==> design/flow/design.v <==
module badicecream(input         Clk,                 
                             Reset,               
                             frame_clk,           
                input [10:0]   DrawX, DrawY ,    
				input [15:0]   keycode,				  
               	output logic is_BI	,			 
				output logic [10:0] BI_X, BI_Y,
				input logic up_wall, down_wall , left_wall, right_wall,
				output logic [10:0] BI_X_Pos, BI_Y_Pos,
				output logic [5:0] BI_BlkX_Pos, BI_BlkY_Pos
              );
	enum logic[2:0] { 
					 right=3'b000, 
					 left=3'b001,
					 up=3'b010,
					 down=3'b011,
					 Halted=3'b100} Dir, Dir_in, Dir_delayed, Dir_delayed_in;
    parameter [10:0] BI_X_Corner = 11'd64;   
    parameter [10:0] BI_Y_Corner = 11'd95;   
    parameter [5:0] BI_Blk_X_Corner = 6'd1;   
    parameter [5:0] BI_Blk_Y_Corner = 6'd1;   
    parameter [10:0] BI_X_Step = 10'd1;       
    parameter [10:0] BI_Y_Step = 10'd1;       
    parameter  BI_sizeX = 6'd32;         
	parameter  BI_sizeY = 6'd48;
	logic [5:0] frame_counter, per_frame_counter;   
	logic [5:0] frame_counter_in, per_frame_counter_in;
	logic [5:0] pace_counter, pace_counter_in;
    logic [10:0] BI_X_Motion, BI_Y_Motion;
    logic [10:0] BI_X_Pos_in, BI_X_Motion_in, BI_Y_Pos_in, BI_Y_Motion_in;
	logic [5:0] BI_BlkX_Pos_in, BI_BlkY_Pos_in;
	logic [2:0] health;
	assign health = 3'd1;    
    logic frame_clk_delayed, frame_clk_rising_edge;
   always_ff @ (posedge Clk) 
	begin
        frame_clk_delayed <= frame_clk;
        frame_clk_rising_edge <= (frame_clk == 1'b1) && (frame_clk_delayed == 1'b0);
		if (Reset)
		begin
			frame_counter <= 6'b0;
			per_frame_counter <= 6'b0;
		end
		else
		begin
			frame_counter <= frame_counter_in;
			per_frame_counter <=  per_frame_counter_in;
		end
    end
	always_comb
	begin
		frame_counter_in = frame_counter;
		per_frame_counter_in = per_frame_counter;
		if (frame_clk_rising_edge)    
		begin
		per_frame_counter_in = per_frame_counter+6'b1;
		if((per_frame_counter) == 6'b000111)  
			begin
				per_frame_counter_in=6'b0;
				frame_counter_in = frame_counter+6'b1;
				if((frame_counter ) == 6'b100)  
				begin
					frame_counter_in=6'b0;
				end
			end
		end
	end
    always_ff @ (posedge Clk)
    begin
        if (Reset)
        begin
            BI_X_Pos <= BI_X_Corner;
            BI_Y_Pos <= BI_Y_Corner;
			BI_BlkX_Pos <= BI_Blk_X_Corner;
			BI_BlkY_Pos <= BI_Blk_Y_Corner;
            BI_X_Motion <= 10'd0;
            BI_Y_Motion <= 10'd0;
			pace_counter <= 6'd0;
				Dir <= Halted;
				Dir_delayed <= down;
        end
        else
        begin
			pace_counter <= pace_counter_in;
            BI_X_Pos <= BI_X_Pos_in;
            BI_Y_Pos <= BI_Y_Pos_in;
            BI_X_Motion <= BI_X_Motion_in;
            BI_Y_Motion <= BI_Y_Motion_in;
			BI_BlkX_Pos <= BI_BlkX_Pos_in;
			BI_BlkY_Pos <= BI_BlkY_Pos_in;
			Dir <= Dir_in;
			Dir_delayed <= Dir_delayed_in;
        end
    end
    always_comb
    begin
		pace_counter_in = pace_counter;
        BI_X_Pos_in = BI_X_Pos;
        BI_Y_Pos_in = BI_Y_Pos;
		BI_X_Motion_in = BI_X_Motion;
		BI_Y_Motion_in = BI_Y_Motion;
        BI_BlkX_Pos_in = BI_BlkX_Pos;    
        BI_BlkY_Pos_in = BI_BlkY_Pos;
		Dir_in = Dir;
		Dir_delayed_in = Dir_delayed;
		if(health != 0)
		begin
			if (frame_clk_rising_edge)
			begin
            	BI_X_Pos_in = BI_X_Pos + BI_X_Motion_in;
            	BI_Y_Pos_in = BI_Y_Pos + BI_Y_Motion_in;
				if (Dir == Halted)  
				begin
					if ((keycode[7:0] == 8'd26) || ((keycode[15:8] == 8'd26 )))  
					begin
						Dir_delayed_in = up;
						if(up_wall)
						begin
							BI_Y_Motion_in = 0;
							BI_X_Motion_in = 0;
							Dir_in = Halted;
						end
						else
						begin
							BI_Y_Motion_in = -BI_Y_Step;
							BI_X_Motion_in = 0;
							Dir_in = up;	
						end
					end
					else if (((keycode[7:0] == 8'd4) || keycode[15:8] == 8'd4 ))  
						begin
							Dir_delayed_in = left;
							if (left_wall)			
							begin
								BI_X_Motion_in = 0;
								BI_Y_Motion_in = 0;
								Dir_in = Halted;
							end
							else
							begin
								BI_Y_Motion_in = 0;
								BI_X_Motion_in = -BI_X_Step;
								Dir_in = left;
							end
						end
					else if((keycode[7:0] == 8'd22) || ((keycode[15:8] == 8'd22 )))  
						begin
							Dir_delayed_in = down;
							if (down_wall) 
							begin
								BI_Y_Motion_in = 0;
								BI_X_Motion_in = 0;
							Dir_in = Halted;
							end
							else
							begin
								BI_Y_Motion_in = BI_Y_Step;
								BI_X_Motion_in = 0;
								Dir_in = down;
							end
						end
					else if (((keycode[7:0]) == 8'd7) || ((keycode[15:8]) == 8'd7))  
						begin
							Dir_delayed_in = right;
							if(right_wall) 
							begin
								BI_X_Motion_in = 0;
								BI_Y_Motion_in = 0;
								Dir_in = Halted;
							end
							else
							begin
								BI_Y_Motion_in = 0;
								BI_X_Motion_in = BI_X_Step;
								Dir_in = right;	
							end
						end
					else
						begin              
						end
				end
				else  
				begin
					pace_counter_in = pace_counter + 6'd1;
					if(pace_counter == 6'd31)
					begin
						pace_counter_in = 6'd0;
						case(Dir)
							left:
							begin
								BI_BlkX_Pos_in = BI_BlkX_Pos -1;
							end
							right:
							begin
								BI_BlkX_Pos_in = BI_BlkX_Pos +1;
							end
							up:
							begin
								BI_BlkY_Pos_in = BI_BlkY_Pos -1;
							end
							down:
							begin
								BI_BlkY_Pos_in = BI_BlkY_Pos +1;
							end
							default:
							begin
								BI_BlkY_Pos_in = 0;  
							end
						endcase
						Dir_in = Halted;
						BI_Y_Motion_in = 0;
						BI_X_Motion_in = 0;						
					end
				end
			end
        end
    end
    int DistX, DistY, Size;
    assign DistX = DrawX - BI_X_Pos;
    assign DistY = DrawY - BI_Y_Pos;
    always_comb begin
		   if (DistX < BI_sizeX && DistX >= 0 && DistY<=0 && -DistY < BI_sizeY)
		  begin
        is_BI = 1'b1;
				BI_X = DrawX - BI_X_Pos+({5'b0, frame_counter}*32);
				BI_Y = DrawY - BI_Y_Pos+BI_sizeY-1+ Dir_delayed_in*48;
		  end
        else
		  begin
        is_BI = 1'b0;
				BI_X = 0;
				BI_Y = 0;
        end
    end
endmodule
==> design/flow/run.sh <==
#!/bin/bash
# the make line also repeats each setting of config.mk as NAME=value (left out here)
make -C /OpenROAD-flow-scripts/flow DESIGN_CONFIG=/design/flow/config.mk WORK_HOME=/design/flow/orfs CLKGATE_MAP_FILE= finish
==> design/flow/config.mk <==
export PLATFORM = sky130hd
export DESIGN_NAME = badicecream
export DESIGN_NICKNAME = badicecream
export VERILOG_FILES = /design/flow/design.v
export SDC_FILE = /design/flow/constraint.sdc
export NUM_CORES = 4
export LEC_CHECK = 0
export CAP_MARGIN = 20
export CORE_MARGIN = 2
export CORE_UTILIZATION = 70
export PLACE_DENSITY = 0.4
export SETUP_SLACK_MARGIN = 0.2
export SLEW_MARGIN = 20
==> design/flow/constraint.sdc <==
create_clock -name core_clock -period 5.91 [get_ports {Clk}]
set_input_delay 1.1820 -clock core_clock [delete_from_list [all_inputs] [get_ports {Clk}]]
set_output_delay 1.1820 -clock core_clock [all_outputs]
set_load 0.01 [all_outputs]
==> results of run 1 <==
[per-stage QoR]
step | instance area, um2 | utilization, % | hold slack, ps
after floorplan | 6190 | - | 367
after global placement | 7940 | 96.2 | 373
after detailed placement | 7940 | 96.2 | 386
==> results.sh, run 1 <==
# implementation run metrics
export IMPL_ys_sh_simple_pct=22.8
export IMPL_ys_top_cells_by_count="87 x nor2_1, 81 x ha_1, 68 x dfxtp_1"
export IMPL_ys_flop_type="dfxtp_1"
export IMPL_gp_congestion=0.962
export IMPL_xor_share_pct=9.76
export IMPL_syn_area_per_cell_um2=8.22
export IMPL_fp_row_count=33
export IMPL_compound_area_share_pct=16.9
export IMPL_outcome="did not finish"
export IMPL_adder_share_pct=19.6
export IMPL_synthesis_nets=864
export IMPL_postSynth_asyncResetShare_pct=0
export IMPL_ys_seq_share_pct=22.7
export IMPL_yosys_top_cells_area="dfxtp_1 23%, ha_1 17%, xnor2_1 6.1%, nor2_1 5.4%, inv_1 3.8%"
export IMPL_core_area_mm2=0.00826
export IMPL_yosysUniqueCellTypes=64
export IMPL_edf_count=0
export IMPL_place_ws_ps=-1930
export IMPL_post_dp_hpwl_um=17900
export IMPL_ios=102
export IMPL_toolErrorMsg="[ERROR DPL-0038] Utilization greater than 100%, impossible to legalize"
export IMPL_syn_inst=730
export IMPL_ys_flops=68
export IMPL_synthMuxAreaShare_pct=3.34
export IMPL_portBuffers=101
export IMPL_yosys_stat_cells=730
export IMPL_die_h_um=96.6
export IMPL_synth_logic_top_family="simple AND/OR/NAND/NOR gates"
export IMPL_yosysMostFrequentCell="nor2_1"
export IMPL_yosysWarningCount=1
export IMPL_ys_chip_area_mm2=0.00600
export IMPL_fp_util_pct=72.7
export IMPL_dp_cells=1012
export IMPL_chipArea_mm2=0.00933
export IMPL_fp_dieW_um=96.6
export IMPL_syn_cell_area_mm2=0.00600
export IMPL_haltStage="clock tree synthesis"
export IMPL_largest_area_cell="dfxtp_1"
export IMPL_top_cell_area_share_pct=22.7
==> run 2: changes to the inputs <==
Settings changed: CAP_MARGIN 20 to 0, CORE_UTILIZATION 70 to 65, MAX_ROUTING_LAYER from default to met4, PLACE_DENSITY 0.4 to default, SETUP_SLACK_MARGIN 0.2 to default.
Clock period 5.91 ns to 5.09 ns, I/O delays scaled along.
==> run 2 against run 1 <==
Against the previous run:
- the run fails in global routing
- die area increased by 7.4%
- synthesized area did not move
- synthesized cell count unchanged
==> results.sh, run 2 <==
# implementation run metrics
export IMPL_portBuffers=101
export IMPL_compound_area_share_pct=16.9
export IMPL_postSynth_asyncResetShare_pct=0
export IMPL_ys_flop_type="dfxtp_1"
export IMPL_yosys_stat_cells=730
export IMPL_dp_cells=1040
export IMPL_haltStage="global routing"
export IMPL_ys_chip_area_mm2=0.00600
export IMPL_fp_row_count=35
export IMPL_die_h_um=100
export IMPL_chipArea_mm2=0.0100
export IMPL_edf_count=0
export IMPL_yosys_top_cells_area="dfxtp_1 23%, ha_1 17%, xnor2_1 6.1%, nor2_1 5.4%, inv_1 3.8%"
export IMPL_core_area_mm2=0.00911
export IMPL_largest_area_cell="dfxtp_1"
export IMPL_adder_share_pct=19.6
export IMPL_post_dp_hpwl_um=13700
export IMPL_ys_flops=68
export IMPL_syn_area_per_cell_um2=8.22
export IMPL_synth_logic_top_family="simple AND/OR/NAND/NOR gates"
export IMPL_cts_sinks=68
export IMPL_syn_inst=730
export IMPL_cts_root_buf="clkbuf_8"
export IMPL_ctsHtreeMaxLevel=3
export IMPL_outcome="did not finish"
export IMPL_ys_sh_simple_pct=22.8
export IMPL_ctsHoldBuffers=0
export IMPL_yosysUniqueCellTypes=64
export IMPL_gp_congestion=0.969
export IMPL_synthesis_nets=864
export IMPL_yosysMostFrequentCell="nor2_1"
export IMPL_xor_share_pct=9.76
export IMPL_synthMuxAreaShare_pct=3.34
export IMPL_syn_cell_area_mm2=0.00600
export IMPL_numCtsBuffers=9
export IMPL_ys_top_cells_by_count="87 x nor2_1, 81 x ha_1, 68 x dfxtp_1"
export IMPL_place_ws_ps=-2330
export IMPL_fp_util_pct=65.9
export IMPL_ys_seq_share_pct=22.7
export IMPL_clockBufferDepth=2
export IMPL_ios=102
export IMPL_fp_dieW_um=100
export IMPL_yosysWarningCount=1
export IMPL_top_cell_area_share_pct=22.7
## run 2: timing repair
item,4_1_cts
pin swaps,28
gates resized,160
setup endpoints to repair,23
endpoints found under the hold margin,0
buffers inserted,19
## run 2: stage by stage
stage | cell area [um2] | util (%)
floorplan | 6190 | -
global placement | 8110 | 89.0
detailed placement | 8110 | 89.0
CTS | 8620 | 94.6
==> run 3: changes to the inputs <==
Settings changed: ABC_AREA from default to 1, CAP_MARGIN 0 to 20, CORE_ASPECT_RATIO from default to 1.05, CORE_UTILIZATION 65 to 70, CTS_CLUSTER_DIAMETER from default to 116, MAX_ROUTING_LAYER met4 to met5, PLACE_DENSITY_LB_ADDON from default to 0.11, SETUP_SLACK_MARGIN from default to 1.22, TNS_END_PERCENT from default to 5.
Clock period 5.09 ns to 4.19 ns, I/O delays scaled along.
==> run 3 against run 2 <==
Against the previous run:
- the run fails in clock tree synthesis
- synthesized cell count rose by 29%
- synthesized area rose by 6.5%
- die area fell by 1.1%
==> results.sh, run 3 <==
# implementation run metrics
export IMPL_yosysWarningCount=1
export IMPL_largest_area_cell="dfxtp_1"
export IMPL_ios=102
export IMPL_fp_dieW_um=97.2
export IMPL_ys_chip_area_mm2=0.00639
export IMPL_yosys_top_cells_area="dfxtp_1 21%, ha_1 16%, nand2_1 9.6%, inv_1 9.4%, a21oi_1 5.9%"
export IMPL_core_area_mm2=0.00885
export IMPL_ys_sh_simple_pct=29.5
export IMPL_place_ws_ps=-1930
export IMPL_xor_share_pct=4.11
export IMPL_dpl_instance_area_mm2=0.00844
export IMPL_edf_count=0
export IMPL_yosys_stat_cells=940
export IMPL_synthesis_nets=1074
export IMPL_fp_row_count=35
export IMPL_toolErrorMsg="[ERROR DPL-0038] Utilization greater than 100%, impossible to legalize"
export IMPL_post_dp_hpwl_um=19100
export IMPL_synth_logic_top_family="simple AND/OR/NAND/NOR gates"
export IMPL_compound_area_share_pct=16.1
export IMPL_synthMuxAreaShare_pct=0
export IMPL_haltStage="clock tree synthesis"
export IMPL_fp_util_pct=72.2
export IMPL_die_h_um=102
export IMPL_top_cell_area_share_pct=21.3
export IMPL_postSynth_asyncResetShare_pct=0
export IMPL_yosysMostFrequentCell="nand2_1"
export IMPL_syn_inst=940
export IMPL_outcome="did not finish"
export IMPL_ys_flop_type="dfxtp_1"
export IMPL_portBuffers=101
export IMPL_yosysUniqueCellTypes=53
export IMPL_adder_share_pct=18.4
export IMPL_syn_area_per_cell_um2=6.80
export IMPL_gp_congestion=0.945
export IMPL_ys_flops=68
export IMPL_syn_cell_area_mm2=0.00639
export IMPL_ys_seq_share_pct=21.3
export IMPL_chipArea_mm2=0.00991
export IMPL_ys_top_cells_by_count="164 x nand2_1, 160 x inv_1, 81 x ha_1"
run 3: per-stage QoR:
step                instances  hold slack, ps  util [%]  power [uW]
global placement         1267             371      95.4        1220
detailed placement       1267             398      95.4        1270
floorplan                 940             366         -         980
==> run 4: changes to the inputs <==
Settings changed: CORE_ASPECT_RATIO 1.05 to default, CORE_UTILIZATION 70 to 72, CTS_CLUSTER_SIZE from default to 73, PLACE_DENSITY_LB_ADDON 0.11 to 0.3, SETUP_SLACK_MARGIN 1.22 to 1.39, TNS_END_PERCENT 5 to 100.
Clock period 4.19 ns to 4.69 ns, I/O delays scaled along.
==> run 4 against run 3 <==
Against the previous run:
- the flow again stops in clock tree synthesis
- synthesized cell count is the same
- die area shrank 2.7%
- synthesized area is the same
==> results.sh, run 4 <==
# implementation run metrics
export IMPL_synthMuxAreaShare_pct=0
export IMPL_outcome="did not finish"
export IMPL_syn_cell_area_mm2=0.00639
export IMPL_largest_area_cell="dfxtp_1"
export IMPL_ios=102
export IMPL_chipArea_mm2=0.00964
export IMPL_ys_top_cells_by_count="164 x nand2_1, 160 x inv_1, 81 x ha_1"
export IMPL_yosysUniqueCellTypes=53
export IMPL_gp_congestion=0.967
export IMPL_fp_dieW_um=98.2
export IMPL_syn_inst=940
export IMPL_ys_sh_simple_pct=29.5
export IMPL_xor_share_pct=4.11
export IMPL_adder_share_pct=18.4
export IMPL_yosysWarningCount=1
export IMPL_ys_flops=68
export IMPL_core_area_mm2=0.00868
export IMPL_edf_count=0
export IMPL_top_cell_area_share_pct=21.3
export IMPL_postSynth_asyncResetShare_pct=0
export IMPL_portBuffers=101
export IMPL_fp_row_count=34
export IMPL_ys_chip_area_mm2=0.00639
export IMPL_yosysMostFrequentCell="nand2_1"
export IMPL_die_h_um=98.2
export IMPL_yosys_stat_cells=940
export IMPL_synthesis_nets=1074
export IMPL_fp_util_pct=73.6
export IMPL_syn_area_per_cell_um2=6.80
export IMPL_compound_area_share_pct=16.1
export IMPL_synth_logic_top_family="simple AND/OR/NAND/NOR gates"
export IMPL_haltStage="clock tree synthesis"
export IMPL_yosys_top_cells_area="dfxtp_1 21%, ha_1 16%, nand2_1 9.6%, inv_1 9.4%, a21oi_1 5.9%"
export IMPL_toolErrorMsg="[ERROR DPL-0038] Utilization greater than 100%, impossible to legalize"
export IMPL_ys_seq_share_pct=21.3
export IMPL_post_dp_hpwl_um=20700
export IMPL_ys_flop_type="dfxtp_1"
-- run 4: metrics by stage --
stage	cell area [um2]	hold WS, ps	instances	setup slack (ps)
floorplan	6450	366	940	-234
global placement	8350	371	1246	-1380
detailed placement	8350	374	1246	-1690
==> run 5: changes to the inputs <==
Settings changed: CTS_CLUSTER_SIZE 73 to 15, SETUP_SLACK_MARGIN 1.39 to default.
Clock period 4.69 ns to 7.09 ns, I/O delays scaled along.
==> run 5 against run 4 <==
Against the previous run:
- now fails the layout checks on setup timing
- synthesized area is the same
- synthesized cell count is the same
- die area is the same
==> results.sh, run 5 <==
# source this file to load flow results
export IMPL_crit_slowest_cell="clkdlybuf4s50_1"
export IMPL_totalWireLength_um=22400
export IMPL_ys_flop_type="dfxtp_1"
export IMPL_hold_class="reg -> reg"
export IMPL_crit_fanout=6
export IMPL_max_stage_delay_ps=530
export IMPL_drcViolationCount=0
export IMPL_p_seq_uw=389
export IMPL_finalClockSkew_ps=11.0
export IMPL_ctsHoldBuffers=0
export IMPL_yosys_stat_cells=940
export IMPL_fp_util_pct=73.6
export IMPL_dpl_instance_area_mm2=0.00757
export IMPL_largest_area_cell="dfxtp_1"
export IMPL_num_vias=7693
export IMPL_yosysMostFrequentCell="nand2_1"
export IMPL_final_setup_tns_ps=-567
export IMPL_nets=1202
export IMPL_failed_checks="setup timing"
export IMPL_maxSlewViolCount=0
export IMPL_numCtsBuffers=9
export IMPL_postLayoutSetupSlackWorst_ps=-104
export IMPL_grt_pass1_wl_um=29400
export IMPL_ios=102
export IMPL_cp_end_kind="output pin"
export IMPL_p_sw_share_pct=34.0
export IMPL_openroad_warnings=32
export IMPL_timing_rr_start="pace_counter[1]"
export IMPL_postRouteAntennaNets=0
export IMPL_ys_flops=68
export IMPL_chipArea_mm2=0.00964
export IMPL_startpoint_type="input port"
export IMPL_yosysWarningCount=1
export IMPL_final_comb_area_mm2=0.00448
export IMPL_min_period_ps=7190
export IMPL_ys_chip_area_mm2=0.00639
export IMPL_switching_power_uw=354
export IMPL_fin_crit_sh_pct=101
export IMPL_p_clk_uw=342
export IMPL_yosysUniqueCellTypes=53
export IMPL_power_leakage_uw=0.00372
export IMPL_clk_pin_slew_ps=70
export IMPL_grt_start_max_net_pins=25
export IMPL_crit_arrival_ps=5780
export IMPL_clock_latency_ps=360
export IMPL_portBuffers=101
export IMPL_ys_top_cells_by_count="164 x nand2_1, 160 x inv_1, 81 x ha_1"
export IMPL_final_cell_area_mm2=0.00799
export IMPL_outcome="finished with violations"
export IMPL_cap_viol_max_count=0
export IMPL_worstPathRequired_ps=5670
export IMPL_antenna_found_initial=0
export IMPL_diodes=0
export IMPL_fp_row_count=34
export IMPL_fillCellCount=359
export IMPL_p_per_area_mw_per_mm2=130
export IMPL_xor_share_pct=4.11
export IMPL_compound_area_share_pct=16.1
export IMPL_top_cell_area_share_pct=21.3
export IMPL_crit_buf_inv=8
export IMPL_crit_family="simple AND/OR/NAND/NOR gates"
export IMPL_worst_hold_path_num_cells=1
export IMPL_area_growth_syn_to_layout_pct=25.0
export IMPL_ctsHtreeMaxLevel=3
export IMPL_path_depth=32
export IMPL_yosys_top_cells_area="dfxtp_1 21%, ha_1 16%, nand2_1 9.6%, inv_1 9.4%, a21oi_1 5.9%"
export IMPL_postSynth_asyncResetShare_pct=0
export IMPL_worst_pin_slew_ps=989
export IMPL_ys_sh_simple_pct=29.5
export IMPL_endpoint="BI_Y[7]"
export IMPL_adder_share_pct=18.4
export IMPL_reg2reg_slack_ps=4700
export IMPL_post_dp_hpwl_um=13000
export IMPL_overflow=0
export IMPL_clockBufferDepth=2
export IMPL_internal_power_uw=686
export IMPL_hold_violations=0
export IMPL_cts_root_buf="clkbuf_8"
export IMPL_finalSetupViolCount=19
export IMPL_syn_area_per_cell_um2=6.80
export IMPL_fp_dieW_um=98.2
export IMPL_synthMuxAreaShare_pct=0
export IMPL_slew_headroom_pct=33.9
export IMPL_die_h_um=98.2
export IMPL_synth_logic_top_family="simple AND/OR/NAND/NOR gates"
export IMPL_min_delay_start="frame_clk_delayed"
export IMPL_gp_congestion=1.02
export IMPL_syn_cell_area_mm2=0.00639
export IMPL_first_pass_iters=12
export IMPL_seqPwrFrac_pct=37.4
export IMPL_syn_inst=940
export IMPL_ys_seq_share_pct=21.3
export IMPL_core_area_mm2=0.00868
export IMPL_holdPathEnd="frame_clk_rising_edge"
export IMPL_edf_count=0
export IMPL_clock_power_share_pct=32.9
export IMPL_via_per_inst=6.51
export IMPL_criticalPathCategory="in -> out"
export IMPL_p_comb_uw=309
export IMPL_cts_sinks=68
export IMPL_p_comb_share_pct=29.7
export IMPL_r2r_cells=10
export IMPL_grt_pass1_vias=6659
export IMPL_wl_per_cell_um=18.9
export IMPL_cts_tree="yes"
export IMPL_timing_rr_end="BI_BlkY_Pos[5]"
export IMPL_crit_top_cell="nand2_2"
export IMPL_drtIter0Drc=838
export IMPL_track_usage_pct=36.3
export IMPL_top_power_group="sequential cells"
export IMPL_vdd_drop_max_v=0.000185
export IMPL_startpoint="DrawY[2]"
export IMPL_max_clock_freq_mhz=139
export IMPL_synthesis_nets=1074
export IMPL_seqCellArea_mm2=0.00136
## run 5: metal layers
layer	global-route usage (%)	up-vias	share of wire, %
met4	13.5	0	8.2
met3	5.44	240	10
met2	66.5	660	47
met1	42.8	3406	35
met5	0	-	0
li1	-	3387	-
## run 5: layout make-up
type,instances,area share (%)
Multi-Input combinational cell,696,56.1
Sequential cell,68,17.0
Timing Repair Buffer,125,14.6
Inverter,168,7.96
Clock buffer,12,1.94
Tap cell,108,1.69
Clock inverter,4,0.595
## run 5: through the flow
step | hold WS [ps] | setup slack [ps] | util (%) | instances | total power (uW)
2_1_floorplan | 366 | 1100 | - | 940 | 578
3_3_place_gp | 373 | 103 | 87.2 | 1150 | 649
3_5_place_dp | 377 | -177 | 87.2 | 1150 | 659
4_1_cts | 387 | 2.32 | 89.5 | 1168 | 986
5_1_grt | 407 | -274 | 92.0 | 1181 | 1070
6_report | 386 | -104 | 92.0 | 1181 | 1040
## run 5: what timing repair did
action                                  CTS  global route
endpoints found under the setup margin   23            23
pin swaps                                 1            16
cloned                                    0             3
setup buffers                             2            10
resized                                  24            80
==> run 6: changes to the inputs <==
Settings changed: CTS_CLUSTER_DIAMETER 116 to 371, CTS_CLUSTER_SIZE 15 to 100, MAX_ROUTING_LAYER met5 to default, PLACE_DENSITY from default to 0.83, PLACE_DENSITY_LB_ADDON 0.3 to default, SETUP_SLACK_MARGIN from default to 0.2, TNS_END_PERCENT 100 to default.
Clock period 7.09 ns to 6.17 ns, I/O delays scaled along.
==> run 6 against run 5 <==
Against the previous run:
- the run now fails in clock tree synthesis
- synthesized area did not move
- synthesized cell count did not move
- die area unchanged
==> results.sh, run 6 <==
# implementation run metrics
export IMPL_fp_dieW_um=98.2
export IMPL_toolErrorMsg="[ERROR DPL-0038] Utilization greater than 100%, impossible to legalize"
export IMPL_dpl_instance_area_mm2=0.00796
export IMPL_core_area_mm2=0.00868
export IMPL_syn_inst=940
export IMPL_syn_cell_area_mm2=0.00639
export IMPL_post_dp_hpwl_um=15900
export IMPL_portBuffers=101
export IMPL_ys_seq_share_pct=21.3
export IMPL_xor_share_pct=4.11
export IMPL_die_h_um=98.2
export IMPL_yosys_stat_cells=940
export IMPL_yosysWarningCount=1
export IMPL_synthMuxAreaShare_pct=0
export IMPL_yosys_top_cells_area="dfxtp_1 21%, ha_1 16%, nand2_1 9.6%, inv_1 9.4%, a21oi_1 5.9%"
export IMPL_yosysUniqueCellTypes=53
export IMPL_ys_chip_area_mm2=0.00639
export IMPL_yosysMostFrequentCell="nand2_1"
export IMPL_top_cell_area_share_pct=21.3
export IMPL_edf_count=0
export IMPL_synthesis_nets=1074
export IMPL_fp_row_count=34
export IMPL_synth_logic_top_family="simple AND/OR/NAND/NOR gates"
export IMPL_outcome="did not finish"
export IMPL_largest_area_cell="dfxtp_1"
export IMPL_gp_congestion=0.951
export IMPL_ys_sh_simple_pct=29.5
export IMPL_ios=102
export IMPL_ys_top_cells_by_count="164 x nand2_1, 160 x inv_1, 81 x ha_1"
export IMPL_compound_area_share_pct=16.1
export IMPL_ys_flops=68
export IMPL_adder_share_pct=18.4
export IMPL_chipArea_mm2=0.00964
export IMPL_fp_util_pct=73.6
export IMPL_ys_flop_type="dfxtp_1"
export IMPL_postSynth_asyncResetShare_pct=0
export IMPL_syn_area_per_cell_um2=6.80
export IMPL_haltStage="clock tree synthesis"
run 6: per-stage QoR:
stage / worst slack, ps / instances / setup TNS, ps
floorplan: 550 / 940 / 0
global placement: -454 / 1202 / -9990
detailed placement: -900 / 1202 / -19150
==> run 7: changes to the inputs <==
Settings changed: CORE_UTILIZATION 72 to 64, CTS_CLUSTER_DIAMETER 371 to default, CTS_CLUSTER_SIZE 100 to default, PLACE_DENSITY 0.83 to 0.4.
Clock period 6.17 ns to 4.26 ns, I/O delays scaled along.
==> run 7 against run 6 <==
Against the previous run:
- the run fails in global routing
- synthesized area unchanged
- synthesized cell count unchanged
- die area up 12%
==> results.sh, run 7 <==
# implementation run metrics
export IMPL_ys_sh_simple_pct=29.5
export IMPL_yosysUniqueCellTypes=53
export IMPL_dp_cells=1282
export IMPL_yosys_stat_cells=940
export IMPL_yosysMostFrequentCell="nand2_1"
export IMPL_syn_area_per_cell_um2=6.80
export IMPL_ys_flop_type="dfxtp_1"
export IMPL_adder_share_pct=18.4
export IMPL_overflow=3
export IMPL_compound_area_share_pct=16.1
export IMPL_ys_flops=68
export IMPL_fp_util_pct=65.7
export IMPL_xor_share_pct=4.11
export IMPL_toolErrorMsg="[ERROR GRT-0116] Global routing finished with congestion. Check the congestion regions in the DRC Viewer."
export IMPL_postSynth_asyncResetShare_pct=0
export IMPL_portBuffers=101
export IMPL_track_usage_pct=63.0
export IMPL_syn_inst=940
export IMPL_numCtsBuffers=9
export IMPL_ys_seq_share_pct=21.3
export IMPL_ys_chip_area_mm2=0.00639
export IMPL_synthesis_nets=1074
export IMPL_yosys_top_cells_area="dfxtp_1 21%, ha_1 16%, nand2_1 9.6%, inv_1 9.4%, a21oi_1 5.9%"
export IMPL_cts_root_buf="clkbuf_8"
export IMPL_dpl_instance_area_mm2=0.00846
export IMPL_ys_top_cells_by_count="164 x nand2_1, 160 x inv_1, 81 x ha_1"
export IMPL_core_area_mm2=0.00973
export IMPL_haltStage="global routing"
export IMPL_die_h_um=104
export IMPL_synthMuxAreaShare_pct=0
export IMPL_synth_logic_top_family="simple AND/OR/NAND/NOR gates"
export IMPL_syn_cell_area_mm2=0.00639
export IMPL_yosysWarningCount=1
export IMPL_largest_area_cell="dfxtp_1"
export IMPL_clockBufferDepth=2
export IMPL_cts_sinks=68
export IMPL_outcome="did not finish"
export IMPL_ctsHoldBuffers=0
export IMPL_fp_dieW_um=104
export IMPL_edf_count=0
export IMPL_post_dp_hpwl_um=14200
export IMPL_ios=102
export IMPL_gp_congestion=0.925
export IMPL_chipArea_mm2=0.0108
export IMPL_top_cell_area_share_pct=21.3
export IMPL_ctsHtreeMaxLevel=3
export IMPL_fp_row_count=36
-- run 7: what timing repair did --
item,4_1_cts
setup buffers,48
pin swaps,30
resized,180
endpoints found under the setup margin,23
cloned,3
-- run 7: through the flow --
step / setup slack [ps] / hold slack (ps) / utilization [%] / power (uW)
floorplan: -492 / 366 / - / 967
global placement: -1650 / 369 / 86.9 / 1200
detailed placement: -1870 / 378 / 86.9 / 1220
CTS: -986 / 389 / 95.2 / 1740
-- run 7: routing by layer --
metal / overflow / global-route usage [%]
met3: 0 / 35.0
met5: 0 / 0
met1: 0 / 60.3
met2: 2 / 90.1
met4: 1 / 70.0
==> run 8: changes to the inputs <==
Settings changed: CORE_ASPECT_RATIO from default to 1.05, CORE_UTILIZATION 64 to 70, CTS_CLUSTER_DIAMETER from default to 197, MAX_ROUTING_LAYER from default to met5, PLACE_DENSITY 0.4 to default, PLACE_DENSITY_LB_ADDON from default to 0.11, SETUP_SLACK_MARGIN 0.2 to 1.53, TNS_END_PERCENT from default to 90.
Clock period 4.26 ns to 5.39 ns, I/O delays scaled along.
==> run 8 against run 7 <==
Against the previous run:
- the flow stops in clock tree synthesis
- synthesized cell count unchanged
- synthesized area unchanged
- die area decreased by 8.2%
==> results.sh, run 8 <==
# implementation run metrics
export IMPL_portBuffers=101
export IMPL_ys_chip_area_mm2=0.00639
export IMPL_yosysMostFrequentCell="nand2_1"
export IMPL_yosysWarningCount=1
export IMPL_top_cell_area_share_pct=21.3
export IMPL_syn_cell_area_mm2=0.00639
export IMPL_fp_row_count=35
export IMPL_ys_flop_type="dfxtp_1"
export IMPL_chipArea_mm2=0.00991
export IMPL_gp_congestion=0.939
export IMPL_fp_util_pct=72.2
export IMPL_ios=102
export IMPL_haltStage="clock tree synthesis"
export IMPL_synth_logic_top_family="simple AND/OR/NAND/NOR gates"
export IMPL_outcome="did not finish"
export IMPL_synthesis_nets=1074
export IMPL_postSynth_asyncResetShare_pct=0
export IMPL_ys_top_cells_by_count="164 x nand2_1, 160 x inv_1, 81 x ha_1"
export IMPL_yosys_top_cells_area="dfxtp_1 21%, ha_1 16%, nand2_1 9.6%, inv_1 9.4%, a21oi_1 5.9%"
export IMPL_core_area_mm2=0.00885
export IMPL_largest_area_cell="dfxtp_1"
export IMPL_yosys_stat_cells=940
export IMPL_adder_share_pct=18.4
export IMPL_fp_dieW_um=97.2
export IMPL_ys_sh_simple_pct=29.5
export IMPL_place_ws_ps=-1170
export IMPL_yosysUniqueCellTypes=53
export IMPL_toolErrorMsg="[ERROR DPL-0033] detailed placement checks failed during check placement."
export IMPL_edf_count=0
export IMPL_ys_seq_share_pct=21.3
export IMPL_compound_area_share_pct=16.1
export IMPL_die_h_um=102
export IMPL_ys_flops=68
export IMPL_post_dp_hpwl_um=16100
export IMPL_syn_inst=940
export IMPL_syn_area_per_cell_um2=6.80
export IMPL_xor_share_pct=4.11
export IMPL_synthMuxAreaShare_pct=0
[run 8: through the flow]
stage | std cells | utilization, % | area, um2 | power [uW]
2_1_floorplan | 940 | - | 6450 | 764
3_5_place_dp | 1217 | 91.7 | 8110 | 952
3_3_place_gp | 1217 | 91.7 | 8110 | 929
==> run 9: changes to the inputs <==
Settings changed: ABC_AREA 1 to default, CORE_ASPECT_RATIO 1.05 to default, CTS_CLUSTER_DIAMETER 197 to 43, MAX_ROUTING_LAYER met5 to met4, PLACE_DENSITY_LB_ADDON 0.11 to default, SETUP_SLACK_MARGIN 1.53 to 0.2, TNS_END_PERCENT 90 to default.
Clock period 5.39 ns to 5.54 ns, I/O delays scaled along.
==> run 9 against run 8 <==
Against the previous run:
- the flow stops in detailed placement
- synthesized cell count down 22%
- die area down 5.8%
- synthesized area down 6.1%
==> results.sh, run 9 <==
# implementation run metrics
export IMPL_synthesis_nets=864
export IMPL_haltStage="detailed placement"
export IMPL_syn_area_per_cell_um2=8.22
export IMPL_fp_row_count=33
export IMPL_adder_share_pct=19.6
export IMPL_ys_sh_simple_pct=22.8
export IMPL_core_area_mm2=0.00826
export IMPL_compound_area_share_pct=16.9
export IMPL_toolErrorMsg="[ERROR DPL-0033] detailed placement checks failed during check placement."
export IMPL_outcome="did not finish"
export IMPL_yosysWarningCount=1
export IMPL_syn_inst=730
export IMPL_ys_seq_share_pct=22.7
export IMPL_synthMuxAreaShare_pct=3.34
export IMPL_postSynth_asyncResetShare_pct=0
export IMPL_largest_area_cell="dfxtp_1"
export IMPL_fp_dieW_um=96.6
export IMPL_ys_flop_type="dfxtp_1"
export IMPL_top_cell_area_share_pct=22.7
export IMPL_ys_top_cells_by_count="87 x nor2_1, 81 x ha_1, 68 x dfxtp_1"
export IMPL_ios=102
export IMPL_yosysMostFrequentCell="nor2_1"
export IMPL_portBuffers=101
export IMPL_yosys_stat_cells=730
export IMPL_yosys_top_cells_area="dfxtp_1 23%, ha_1 17%, xnor2_1 6.1%, nor2_1 5.4%, inv_1 3.8%"
export IMPL_yosysUniqueCellTypes=64
export IMPL_xor_share_pct=9.76
export IMPL_chipArea_mm2=0.00933
export IMPL_gp_congestion=1.03
export IMPL_synth_logic_top_family="simple AND/OR/NAND/NOR gates"
export IMPL_ys_flops=68
export IMPL_edf_count=0
export IMPL_fp_util_pct=72.7
export IMPL_syn_cell_area_mm2=0.00600
export IMPL_ys_chip_area_mm2=0.00600
export IMPL_die_h_um=96.6
[run 9: metrics by stage]
step	hold WS (ps)	setup slack [ps]	total power [uW]	instance area, um2	TNS (ps)
2_1_floorplan	367	-619	774	6190	-14000
3_3_place_gp	373	-1950	941	8000	-44250
==> run 10: changes to the inputs <==
Settings changed: ABC_AREA from default to 1, CORE_UTILIZATION 70 to 72, CTS_CLUSTER_DIAMETER 43 to 116, CTS_CLUSTER_SIZE from default to 73, HOLD_SLACK_MARGIN from default to -0.09, MAX_ROUTING_LAYER met4 to met5, PLACE_DENSITY_LB_ADDON from default to 0.3, SETUP_SLACK_MARGIN 0.2 to -0.43, TNS_END_PERCENT from default to 100.
Clock period 5.54 ns to 6.58 ns, I/O delays scaled along.
==> run 10 against run 9 <==
Against the previous run:
- now fails the layout checks on setup timing
- synthesized cell count is 29% higher
- die area grew 3.4%
- synthesized area increased by 6.5%
==> results.sh, run 10 <==
# source this file to load flow results
export IMPL_crit_family="simple AND/OR/NAND/NOR gates"
export IMPL_area_growth_syn_to_layout_pct=26.2
export IMPL_crit_fanout=11
export IMPL_seqPwrFrac_pct=35.7
export IMPL_num_vias=8309
export IMPL_p_comb_share_pct=32.7
export IMPL_top_cell_area_share_pct=21.3
export IMPL_slew_headroom_pct=42.2
export IMPL_clk_pin_slew_ps=80
export IMPL_ys_top_cells_by_count="164 x nand2_1, 160 x inv_1, 81 x ha_1"
export IMPL_wl_per_cell_um=21.7
export IMPL_outcome="finished with violations"
export IMPL_fp_util_pct=73.6
export IMPL_fin_crit_sh_pct=110
export IMPL_r2r_cells=7
export IMPL_crit_arrival_ps=5890
export IMPL_numCtsBuffers=9
export IMPL_ys_flop_type="dfxtp_1"
export IMPL_post_dp_hpwl_um=14700
export IMPL_synthMuxAreaShare_pct=0
export IMPL_yosysMostFrequentCell="nand2_1"
export IMPL_cts_tree="yes"
export IMPL_worstPathRequired_ps=5260
export IMPL_ys_seq_share_pct=21.3
export IMPL_ctsHoldBuffers=0
export IMPL_p_seq_uw=420
export IMPL_ctsHtreeMaxLevel=3
export IMPL_top_usage_layer="met2"
export IMPL_largest_area_cell="dfxtp_1"
export IMPL_cap_viol_max_count=0
export IMPL_drtIter0Drc=1210
export IMPL_clock_latency_ps=380
export IMPL_p_per_area_mw_per_mm2=146
export IMPL_drcViolationCount=0
export IMPL_timing_rr_end="BI_X_Pos[8]"
export IMPL_ys_flops=68
export IMPL_crit_buf_inv=7
export IMPL_hold_class="reg -> reg"
export IMPL_dp_cells=1187
export IMPL_yosysWarningCount=1
export IMPL_gp_congestion=0.956
export IMPL_fp_row_count=34
export IMPL_first_pass_iters=21
export IMPL_use_met3_pct=11.3
export IMPL_min_period_ps=7210
export IMPL_startpoint_type="input port"
export IMPL_startpoint="DrawY[0]"
export IMPL_stdcell_count=1208
export IMPL_grt_util_met2_pct=78.1
export IMPL_grt_pass1_vias=8177
export IMPL_crit_slowest_cell="clkdlybuf4s50_1"
export IMPL_synthesis_nets=1074
export IMPL_postSynth_asyncResetShare_pct=0
export IMPL_crit_top_cell="nand2_1"
export IMPL_syn_inst=940
export IMPL_utilization_pct=92.9
export IMPL_maxSlewViolCount=0
export IMPL_p_clk_uw=372
export IMPL_chipArea_mm2=0.00964
export IMPL_endpoint="BI_Y[0]"
export IMPL_core_area_mm2=0.00868
export IMPL_worst_hold_path_num_cells=1
export IMPL_syn_area_per_cell_um2=6.80
export IMPL_min_delay_start="frame_clk_delayed"
export IMPL_openroad_warnings=34
export IMPL_criticalPathCategory="in -> out"
export IMPL_worst_pin_slew_ps=856
export IMPL_power_leakage_uw=0.00383
export IMPL_reg2reg_slack_ps=3950
export IMPL_p_sw_share_pct=36.1
export IMPL_cts_root_buf="clkbuf_8"
export IMPL_path_depth=30
export IMPL_totalWireLength_um=26300
export IMPL_vdd_drop_max_v=0.000146
export IMPL_cp_end_kind="output pin"
export IMPL_ios=102
export IMPL_syn_cell_area_mm2=0.00639
export IMPL_adder_share_pct=18.4
export IMPL_place_ws_ps=-518
export IMPL_dpl_instance_area_mm2=0.00785
export IMPL_postRouteAntennaNets=0
export IMPL_synth_logic_top_family="simple AND/OR/NAND/NOR gates"
export IMPL_p_comb_uw=384
export IMPL_timing_rr_start="BI_X_Motion[9]"
export IMPL_grt_start_max_net_pins=25
export IMPL_max_clock_freq_mhz=139
export IMPL_yosys_top_cells_area="dfxtp_1 21%, ha_1 16%, nand2_1 9.6%, inv_1 9.4%, a21oi_1 5.9%"
export IMPL_clock_power_share_pct=31.6
export IMPL_ys_chip_area_mm2=0.00639
export IMPL_final_cell_area_mm2=0.00806
export IMPL_die_h_um=98.2
export IMPL_postLayoutSetupSlackWorst_ps=-629
export IMPL_edf_count=0
export IMPL_grt_pass1_wl_um=37100
export IMPL_cts_sinks=68
export IMPL_switching_power_uw=425
export IMPL_track_usage_pct=46.5
export IMPL_holdPathEnd="frame_clk_rising_edge"
export IMPL_clockBufferDepth=2
export IMPL_compound_area_share_pct=16.1
export IMPL_top_power_group="sequential cells"
export IMPL_nets=1228
export IMPL_failed_checks="setup timing"
export IMPL_worst_hold_slack_ps=413
export IMPL_overflow=0
export IMPL_finalSetupViolCount=23
export IMPL_ys_sh_simple_pct=29.5
export IMPL_internal_power_uw=751
export IMPL_fp_dieW_um=98.2
export IMPL_antenna_found_initial=1
export IMPL_xor_share_pct=4.11
export IMPL_max_stage_delay_ps=410
export IMPL_yosys_stat_cells=940
export IMPL_via_per_inst=6.88
export IMPL_hold_violations=0
export IMPL_yosysUniqueCellTypes=53
export IMPL_finalClockSkew_ps=22.4
export IMPL_grtUsageMet1_pct=50.3
export IMPL_portBuffers=101
run 10: timing repair:
action                                  in CTS  in global routing
gates resized                               22                 66
gates cloned                                 0                  1
buffers inserted                             1                  3
endpoints found under the setup margin      23                 23
pin swaps                                    0                 10
run 10: routing by layer:
metal | vias up | share of wire [%] | wire length [um]
met2 | 885 | 44 | 11600
met1 | 3603 | 31 | 8230
li1 | 3436 | - | -
met3 | 385 | 14 | 3710
met5 | - | 0 | 0
met4 | 0 | 10 | 2720
run 10: layout make-up:
cell class | instances | area (um2)
repair buffers | 151 | 1320
flip-flops and latches | 68 | 1360
clock inverters | 7 | 75.1
well taps | 108 | 135
inverters | 168 | 634
fillers | 327 | 617
clock buffers | 9 | 124
multi-input cells | 696 | 4410
diodes | 1 | 2.50
run 10: per-stage QoR:
stage / total power (uW) / TNS, ps
after floorplan: 623 / 0
after global placement: 733 / -3860
after detailed placement: 755 / -10110
after CTS: 1110 / -4550
after global routing: 1210 / -16560
final: 1180 / -12760
==> run 11: changes to the inputs <==
Settings changed: ABC_AREA 1 to default, CORE_UTILIZATION 72 to 70, CTS_CLUSTER_DIAMETER 116 to 42, CTS_CLUSTER_SIZE 73 to 33, MAX_ROUTING_LAYER met5 to met4, PLACE_DENSITY from default to 0.67, PLACE_DENSITY_LB_ADDON 0.3 to default, SETUP_SLACK_MARGIN -0.43 to default, TNS_END_PERCENT 100 to 40.
Clock period 6.58 ns to 8.49 ns, I/O delays scaled along.
==> run 11 against run 10 <==
Against the previous run:
- now clean on timing, DRC and antenna
- critical path depth down 10
- combinational power down 37%
- critical endpoint is now BI_Y[9]
- sequential cell count unchanged
- largest cell class unchanged
- non-clock buffer count down 30
==> results.sh, run 11 <==
# source this file to load flow results
export IMPL_outcome="timing/DRC/antenna clean"
export IMPL_grt_pass1_vias=5835
export IMPL_adder_share_pct=19.6
export IMPL_ctsHtreeMaxLevel=3
export IMPL_synthesis_nets=864
export IMPL_clk_pin_slew_ps=80
export IMPL_criticalPathCategory="in -> out"
export IMPL_largest_area_cell="dfxtp_1"
export IMPL_reg2reg_slack_ps=5530
export IMPL_endpoint="BI_Y[9]"
export IMPL_crit_arrival_ps=6540
export IMPL_gp_congestion=1.02
export IMPL_yosysUniqueCellTypes=64
export IMPL_ctsHoldBuffers=0
export IMPL_ys_flop_type="dfxtp_1"
export IMPL_vdd_drop_max_v=0.000164
export IMPL_post_dp_hpwl_um=12300
export IMPL_totalWireLength_um=17200
export IMPL_worstPathRequired_ps=6790
export IMPL_numCtsBuffers=9
export IMPL_timing_rr_start="BI_X_Motion[9]"
export IMPL_p_comb_uw=243
export IMPL_timing_rr_end="BI_X_Pos[10]"
export IMPL_yosys_top_cells_area="dfxtp_1 23%, ha_1 17%, xnor2_1 6.1%, nor2_1 5.4%, inv_1 3.8%"
export IMPL_clockBufferDepth=2
export IMPL_yosys_stat_cells=730
export IMPL_track_usage_pct=37.8
export IMPL_drtIter0Drc=397
export IMPL_p_clk_uw=277
export IMPL_switching_power_uw=277
export IMPL_die_h_um=96.6
export IMPL_grt_pass1_wl_um=26700
export IMPL_max_clock_freq_mhz=121
export IMPL_syn_inst=730
export IMPL_clock_latency_ps=360
export IMPL_yosysMostFrequentCell="nor2_1"
export IMPL_syn_cell_area_mm2=0.00600
export IMPL_clock_power_share_pct=32.8
export IMPL_syn_area_per_cell_um2=8.22
export IMPL_p_per_area_mw_per_mm2=114
export IMPL_antenna_found_initial=0
export IMPL_ys_seq_share_pct=22.7
export IMPL_internal_power_uw=568
export IMPL_max_stage_delay_ps=560
export IMPL_diodes=0
export IMPL_core_area_mm2=0.00826
export IMPL_nets=981
export IMPL_area_growth_syn_to_layout_pct=23.4
export IMPL_finalClockSkew_ps=21.1
export IMPL_num_vias=6064
export IMPL_synthMuxAreaShare_pct=3.34
export IMPL_cts_root_buf="clkbuf_8"
export IMPL_fp_row_count=33
export IMPL_top_cell_area_share_pct=22.7
export IMPL_drcViolationCount=0
export IMPL_power_total_uw=845
export IMPL_worst_pin_slew_ps=1040
export IMPL_dpl_instance_area_mm2=0.00721
export IMPL_crit_buf_inv=5
export IMPL_fp_dieW_um=96.6
export IMPL_seqPwrFrac_pct=38.4
export IMPL_grt_start_max_net_pins=53
export IMPL_p_comb_share_pct=28.8
export IMPL_chipArea_mm2=0.00933
export IMPL_power_leakage_uw=0.00318
export IMPL_via_per_inst=6.34
export IMPL_startpoint_type="input port"
export IMPL_p_seq_uw=325
export IMPL_maxSlewViolCount=0
export IMPL_ys_flops=68
export IMPL_crit_slowest_cell="or4b_4"
export IMPL_ios=102
export IMPL_wl_per_cell_um=18.0
export IMPL_finalSetupViolCount=0
export IMPL_ys_sh_simple_pct=22.8
export IMPL_edf_count=0
export IMPL_first_pass_iters=6
export IMPL_hold_class="reg -> reg"
export IMPL_startpoint="DrawY[0]"
export IMPL_min_delay_start="frame_clk_delayed"
export IMPL_cts_sinks=68
export IMPL_xor_share_pct=9.76
export IMPL_fp_util_pct=72.7
export IMPL_portBuffers=101
export IMPL_fillCellCount=380
export IMPL_synth_logic_top_family="simple AND/OR/NAND/NOR gates"
export IMPL_holdPathEnd="frame_clk_rising_edge"
export IMPL_worst_hold_path_num_cells=1
export IMPL_r2r_cells=11
export IMPL_crit_fanout=7
export IMPL_yosysWarningCount=1
export IMPL_path_depth=20
export IMPL_cap_viol_max_count=0
export IMPL_overflow=0
export IMPL_top_power_group="sequential cells"
export IMPL_openroad_warnings=34
export IMPL_compound_area_share_pct=16.9
export IMPL_ys_top_cells_by_count="87 x nor2_1, 81 x ha_1, 68 x dfxtp_1"
export IMPL_p_sw_share_pct=32.8
export IMPL_postRouteAntennaNets=0
export IMPL_grt_setup_unrepaired="false"
export IMPL_cts_tree="yes"
export IMPL_slew_headroom_pct=30.5
export IMPL_fin_crit_sh_pct=97.0
export IMPL_hold_violations=0
export IMPL_path_cells="clkdlybuf4s50_1 -> inv_1 -> ha_1 -> fa_2 -> nand2b_1 -> a21oi_2 -> o22a_1 -> xor2_1 -> or4_4 -> or4_4 -> ha_1 -> or4b_4 -> nor4_4 -> nand4b_1 -> a221oi_4 -> o2111ai_4 -> buf_12 -> buf_12 -> nor2_2 -> clkbuf_2"
export IMPL_cp_end_kind="output pin"
export IMPL_worst_hold_slack_ps=396
export IMPL_min_period_ps=8240
export IMPL_final_cell_area_mm2=0.00740
export IMPL_crit_family="simple AND/OR/NAND/NOR gates"
export IMPL_postSynth_asyncResetShare_pct=0
export IMPL_ys_chip_area_mm2=0.00600
## run 11: cell type report
cell class                 instances  area (um2)  share of cell area, %
clock buffer                       9         124                   1.67
timing repair buffer             121        1090                   14.8
sequential                        68        1360                   18.4
tap                              105         131                   1.77
clock inverter                     7        75.1                   1.01
inverter                          61         229                   3.09
multi-input combinational        586        4390                   59.3
## run 11: through the flow
stage,utilization (%),cells,TNS (ps),setup WS (ps)
after floorplan,-,730,0,1000
after global placement,87.3,938,-1050,-68.4
after detailed placement,87.3,938,-4550,-245
after CTS,90.1,957,-155,-155
after global routing,89.6,957,0,12.3
final,89.6,957,0,252
## run 11: layer usage
| layer | part of all wire [%] | global-route usage (%) | up-vias |
|---|---|---|---|
| met5 | 0 | - | - |
| met2 | 50 | 67.2 | 353 |
| li1 | - | - | 2806 |
| met1 | 37 | 40.5 | 2790 |
| met4 | 5.4 | 19.6 | 0 |
| met3 | 7.5 | 6.28 | 115 |
## run 11: what timing repair did
action,CTS,global route
pin swaps,1,3
endpoints found under the hold margin,0,0
endpoints found under the setup margin,23,23
gates resized,24,57
gates cloned,1,0
setup buffers,2,0
==> run 12: changes to the inputs <==
Settings changed: ABC_AREA from default to 1, CORE_UTILIZATION 70 to 72, CTS_CLUSTER_DIAMETER 42 to default, CTS_CLUSTER_SIZE 33 to default, HOLD_SLACK_MARGIN -0.09 to default, MAX_ROUTING_LAYER met4 to default, PLACE_DENSITY 0.67 to 0.39, SETUP_SLACK_MARGIN from default to 0.2, TNS_END_PERCENT 40 to default.
Clock period 8.49 ns to 6.25 ns, I/O delays scaled along.
==> run 12 against run 11 <==
Against the previous run:
- the flow now stops in clock tree synthesis
- synthesized cell count up 29%
- die area increased by 3.4%
- synthesized area rose by 6.5%
==> results.sh, run 12 <==
# implementation run metrics
export IMPL_ys_flop_type="dfxtp_1"
export IMPL_yosysWarningCount=1
export IMPL_die_h_um=98.2
export IMPL_syn_area_per_cell_um2=6.80
export IMPL_edf_count=0
export IMPL_ys_sh_simple_pct=29.5
export IMPL_synthMuxAreaShare_pct=0
export IMPL_outcome="did not finish"
export IMPL_synthesis_nets=1074
export IMPL_yosysMostFrequentCell="nand2_1"
export IMPL_gp_congestion=0.962
export IMPL_compound_area_share_pct=16.1
export IMPL_ys_seq_share_pct=21.3
export IMPL_haltStage="clock tree synthesis"
export IMPL_ys_chip_area_mm2=0.00639
export IMPL_largest_area_cell="dfxtp_1"
export IMPL_postSynth_asyncResetShare_pct=0
export IMPL_fp_dieW_um=98.2
export IMPL_place_ws_ps=-676
export IMPL_yosys_top_cells_area="dfxtp_1 21%, ha_1 16%, nand2_1 9.6%, inv_1 9.4%, a21oi_1 5.9%"
export IMPL_adder_share_pct=18.4
export IMPL_core_area_mm2=0.00868
export IMPL_portBuffers=101
export IMPL_chipArea_mm2=0.00964
export IMPL_xor_share_pct=4.11
export IMPL_toolErrorMsg="[ERROR DPL-0033] detailed placement checks failed during check placement."
export IMPL_syn_inst=940
export IMPL_syn_cell_area_mm2=0.00639
export IMPL_ys_flops=68
export IMPL_dp_cells=1196
export IMPL_yosys_stat_cells=940
export IMPL_ys_top_cells_by_count="164 x nand2_1, 160 x inv_1, 81 x ha_1"
export IMPL_post_dp_hpwl_um=15200
export IMPL_fp_util_pct=73.6
export IMPL_yosysUniqueCellTypes=53
export IMPL_top_cell_area_share_pct=21.3
export IMPL_synth_logic_top_family="simple AND/OR/NAND/NOR gates"
export IMPL_fp_row_count=34
export IMPL_ios=102
-- run 12: stage by stage --
| stage | total power (uW) | TNS (ps) | area (um2) | util [%] |
|---|---|---|---|---|
| floorplan | 656 | 0 | 6390 | - |
| detailed placement | 800 | -15150 | 7920 | 91.2 |
| global placement | 779 | -8430 | 7920 | 91.2 |
==> run 13: changes to the inputs <==
Settings changed: CORE_UTILIZATION 72 to 64, PLACE_DENSITY 0.39 to 0.36.
Clock period 6.25 ns to 4.29 ns, I/O delays scaled along.
==> run 13 against run 12 <==
Against the previous run:
- the flow stops in global routing
- synthesized area unchanged
- die area rose by 12%
- synthesized cell count did not move
==> results.sh, run 13 <==
# implementation run metrics
export IMPL_fp_util_pct=65.7
export IMPL_die_h_um=104
export IMPL_haltStage="global routing"
export IMPL_ctsHoldBuffers=0
export IMPL_cts_root_buf="clkbuf_8"
export IMPL_yosys_stat_cells=940
export IMPL_syn_inst=940
export IMPL_ios=102
export IMPL_overflow=93
export IMPL_numCtsBuffers=9
export IMPL_portBuffers=101
export IMPL_ys_seq_share_pct=21.3
export IMPL_chipArea_mm2=0.0108
export IMPL_syn_cell_area_mm2=0.00639
export IMPL_synthesis_nets=1074
export IMPL_outcome="did not finish"
export IMPL_track_usage_pct=78.1
export IMPL_ys_top_cells_by_count="164 x nand2_1, 160 x inv_1, 81 x ha_1"
export IMPL_xor_share_pct=4.11
export IMPL_post_dp_hpwl_um=14500
export IMPL_ctsHtreeMaxLevel=3
export IMPL_compound_area_share_pct=16.1
export IMPL_ys_sh_simple_pct=29.5
export IMPL_clockBufferDepth=2
export IMPL_yosys_top_cells_area="dfxtp_1 21%, ha_1 16%, nand2_1 9.6%, inv_1 9.4%, a21oi_1 5.9%"
export IMPL_top_cell_area_share_pct=21.3
export IMPL_yosysMostFrequentCell="nand2_1"
export IMPL_gp_congestion=0.922
export IMPL_synth_logic_top_family="simple AND/OR/NAND/NOR gates"
export IMPL_cts_sinks=68
export IMPL_adder_share_pct=18.4
export IMPL_largest_area_cell="dfxtp_1"
export IMPL_edf_count=0
export IMPL_dpl_instance_area_mm2=0.00846
export IMPL_synthMuxAreaShare_pct=0
export IMPL_toolErrorMsg="[ERROR GRT-0232] Routing congestion too high. Check the congestion heatmap in the GUI."
export IMPL_yosysUniqueCellTypes=53
export IMPL_ys_flop_type="dfxtp_1"
export IMPL_fp_row_count=36
export IMPL_yosysWarningCount=1
export IMPL_core_area_mm2=0.00973
export IMPL_postSynth_asyncResetShare_pct=0
export IMPL_ys_chip_area_mm2=0.00639
export IMPL_fp_dieW_um=104
export IMPL_ys_flops=68
export IMPL_syn_area_per_cell_um2=6.80
==> run 13: repair_timing <==
item	in CTS
pin swaps	39
endpoints found under the setup margin	23
endpoints found under the hold margin	0
setup buffers	16
cloned	3
resized	165
==> run 13: stage by stage <==
step | setup slack [ps] | utilization, % | cells
floorplan | -474 | - | 940
global placement | -1640 | 86.9 | 1282
detailed placement | -1840 | 86.9 | 1282
CTS | -1040 | 92.9 | 1317
==> run 13: metal layers <==
| metal | GRT usage (%) | overflow |
|---|---|---|
| met1 | 75.7 | 3 |
| met4 | 80.9 | 32 |
| met5 | 19.5 | 0 |
| met3 | 62.4 | 1 |
| met2 | 97.0 | 57 |
==> run 14: changes to the inputs <==
Settings changed: ABC_AREA 1 to default, CORE_UTILIZATION 64 to 40, PLACE_DENSITY 0.36 to default.
Clock period 4.29 ns to 6.16 ns, I/O delays scaled along.
==> run 14 against run 13 <==
Against the previous run:
- synthesized area shrank 6.1%
- die area grew 48%
- synthesized cell count shrank 22%
- the layout now fails its checks (setup timing)
==> results.sh, run 14 <==
# source this file to load flow results
export IMPL_outcome="finished with violations"
export IMPL_failed_checks="setup timing"
export IMPL_p_sw_share_pct=27.4
export IMPL_ys_chip_area_mm2=0.00600
export IMPL_ys_sh_simple_pct=22.8
export IMPL_compound_area_share_pct=16.9
export IMPL_diodes=0
export IMPL_min_delay_start="frame_clk_delayed"
export IMPL_slew_headroom_pct=54.4
export IMPL_post_dp_hpwl_um=12800
export IMPL_endpoint="BI_Y[3]"
export IMPL_path_cells="dlygate4sd2_1 -> ha_4 -> a21oi_2 -> nor2_1 -> a211oi_2 -> o21ai_2 -> xor2_2 -> or4_4 -> or4_4 -> ha_4 -> or4b_4 -> nor4_2 -> nand4b_1 -> a221oi_2 -> o2111ai_4 -> buf_6 -> buf_6 -> buf_6 -> nor3_2 -> buf_2"
export IMPL_die_h_um=126
export IMPL_ys_flop_type="dfxtp_1"
export IMPL_clock_power_share_pct=40.0
export IMPL_p_comb_uw=422
export IMPL_switching_power_uw=398
export IMPL_largest_area_cell="dfxtp_1"
export IMPL_fin_crit_sh_pct=113
export IMPL_criticalPathCategory="in -> out"
export IMPL_internal_power_uw=1050
export IMPL_ys_top_cells_by_count="87 x nor2_1, 81 x ha_1, 68 x dfxtp_1"
export IMPL_maxSlewViolCount=0
export IMPL_num_vias=5835
export IMPL_ios=102
export IMPL_synth_logic_top_family="simple AND/OR/NAND/NOR gates"
export IMPL_edf_count=0
export IMPL_cap_viol_max_count=0
export IMPL_grt_pass1_vias=5924
export IMPL_numCtsBuffers=9
export IMPL_startpoint_type="input port"
export IMPL_holdPathEnd="frame_clk_rising_edge"
export IMPL_crit_buf_inv=5
export IMPL_drtIter0Drc=238
export IMPL_track_usage_pct=20.7
export IMPL_yosysWarningCount=1
export IMPL_cts_root_buf="clkbuf_16"
export IMPL_synthesis_nets=864
export IMPL_crit_family="simple AND/OR/NAND/NOR gates"
export IMPL_cp_end_kind="output pin"
export IMPL_grt_setup_unrepaired="true"
export IMPL_worst_hold_slack_ps=380
export IMPL_cts_sinks=68
export IMPL_crit_arrival_ps=5710
export IMPL_p_seq_uw=448
export IMPL_final_cell_area_mm2=0.00880
export IMPL_clockBufferDepth=2
export IMPL_worstPathRequired_ps=4930
export IMPL_totalWireLength_um=16400
export IMPL_yosys_top_cells_area="dfxtp_1 23%, ha_1 17%, xnor2_1 6.1%, nor2_1 5.4%, inv_1 3.8%"
export IMPL_overflow=0
export IMPL_adder_share_pct=19.6
export IMPL_vdd_drop_max_v=0.000146
export IMPL_startpoint="DrawY[6]"
export IMPL_top_cell_area_share_pct=22.7
export IMPL_dpl_instance_area_mm2=0.00804
export IMPL_min_period_ps=6940
export IMPL_seqPwrFrac_pct=30.9
export IMPL_crit_slowest_cell="or4_4"
export IMPL_postSynth_asyncResetShare_pct=0
export IMPL_first_pass_iters=4
export IMPL_syn_cell_area_mm2=0.00600
export IMPL_finalClockSkew_ps=5.31
export IMPL_core_area_mm2=0.0146
export IMPL_p_clk_uw=581
export IMPL_ys_flops=68
export IMPL_fillCellCount=1254
export IMPL_gp_congestion=0.896
export IMPL_chipArea_mm2=0.0160
export IMPL_p_comb_share_pct=29.1
export IMPL_reg2reg_slack_ps=3370
export IMPL_fp_row_count=44
export IMPL_area_growth_syn_to_layout_pct=46.7
export IMPL_hold_violations=0
export IMPL_yosysUniqueCellTypes=64
export IMPL_max_clock_freq_mhz=144
export IMPL_synthMuxAreaShare_pct=3.34
export IMPL_nets=1068
export IMPL_wl_per_cell_um=14.6
export IMPL_openroad_warnings=34
export IMPL_postLayoutSetupSlackWorst_ps=-784
export IMPL_place_ws_ps=-1730
export IMPL_syn_area_per_cell_um2=8.22
export IMPL_cts_tree="yes"
export IMPL_via_per_inst=5.20
export IMPL_xor_share_pct=9.76
export IMPL_fp_dieW_um=126
export IMPL_worst_hold_path_num_cells=1
export IMPL_hold_class="reg -> reg"
export IMPL_finalSetupViolCount=23
export IMPL_drcViolationCount=0
export IMPL_path_depth=20
export IMPL_grt_pass1_wl_um=27400
export IMPL_yosysMostFrequentCell="nor2_1"
export IMPL_ys_seq_share_pct=22.7
export IMPL_worst_pin_slew_ps=680
export IMPL_fp_util_pct=41.1
export IMPL_clock_latency_ps=330
export IMPL_clk_pin_slew_ps=60
export IMPL_power_leakage_uw=0.00376
export IMPL_r2r_cells=11
export IMPL_ctsHoldBuffers=0
export IMPL_ctsHtreeMaxLevel=3
export IMPL_p_per_area_mw_per_mm2=165
export IMPL_top_power_group="clock"
export IMPL_timing_rr_start="BI_X_Motion[9]"
export IMPL_yosys_stat_cells=730
export IMPL_crit_fanout=3
export IMPL_postRouteAntennaNets=0
export IMPL_crit_top_cell="buf_6"
export IMPL_antenna_found_initial=0
export IMPL_syn_inst=730
export IMPL_max_stage_delay_ps=570
export IMPL_grt_start_max_net_pins=53
export IMPL_portBuffers=101
export IMPL_timing_rr_end="BI_X_Pos[10]"
==> run 14: area by class of cell <==
| type | count | area (um2) | area share (%) |
|---|---|---|---|
| multi-input combinational | 586 | 4670 | 53.1 |
| timing repair buffer | 208 | 1960 | 22.3 |
| sequential | 68 | 1360 | 15.5 |
| inverter | 61 | 246 | 2.80 |
| clock buffer | 11 | 233 | 2.64 |
| tap | 184 | 230 | 2.62 |
| clock inverter | 5 | 100 | 1.14 |
==> run 14: timing repair <==
action,in CTS,in global routing
cloned,3,0
buffers inserted,13,1
setup endpoints to repair,23,23
pin swaps,23,2
gates resized,165,7
==> run 14: layer usage <==
metal | GRT usage (%) | vias to the layer above | wire length [um]
li1 | - | 2971 | -
met1 | 25.7 | 2729 | 7280
met2 | 37.4 | 114 | 8310
met3 | 3.16 | 21 | 589
met4 | 5.43 | 0 | 222
met5 | 0 | - | 0
==> run 14: per-stage QoR <==
stage,total power (uW),TNS (ps),util [%],cells
floorplan,696,-5440,-,730
global placement,853,-36470,55.1,1090
detailed placement,860,-38350,55.1,1090
CTS,1460,-14600,60.0,1122
global route,1520,-18930,60.3,1123
finish,1450,-15940,60.3,1123
Power and IR drop assume default switching activity.
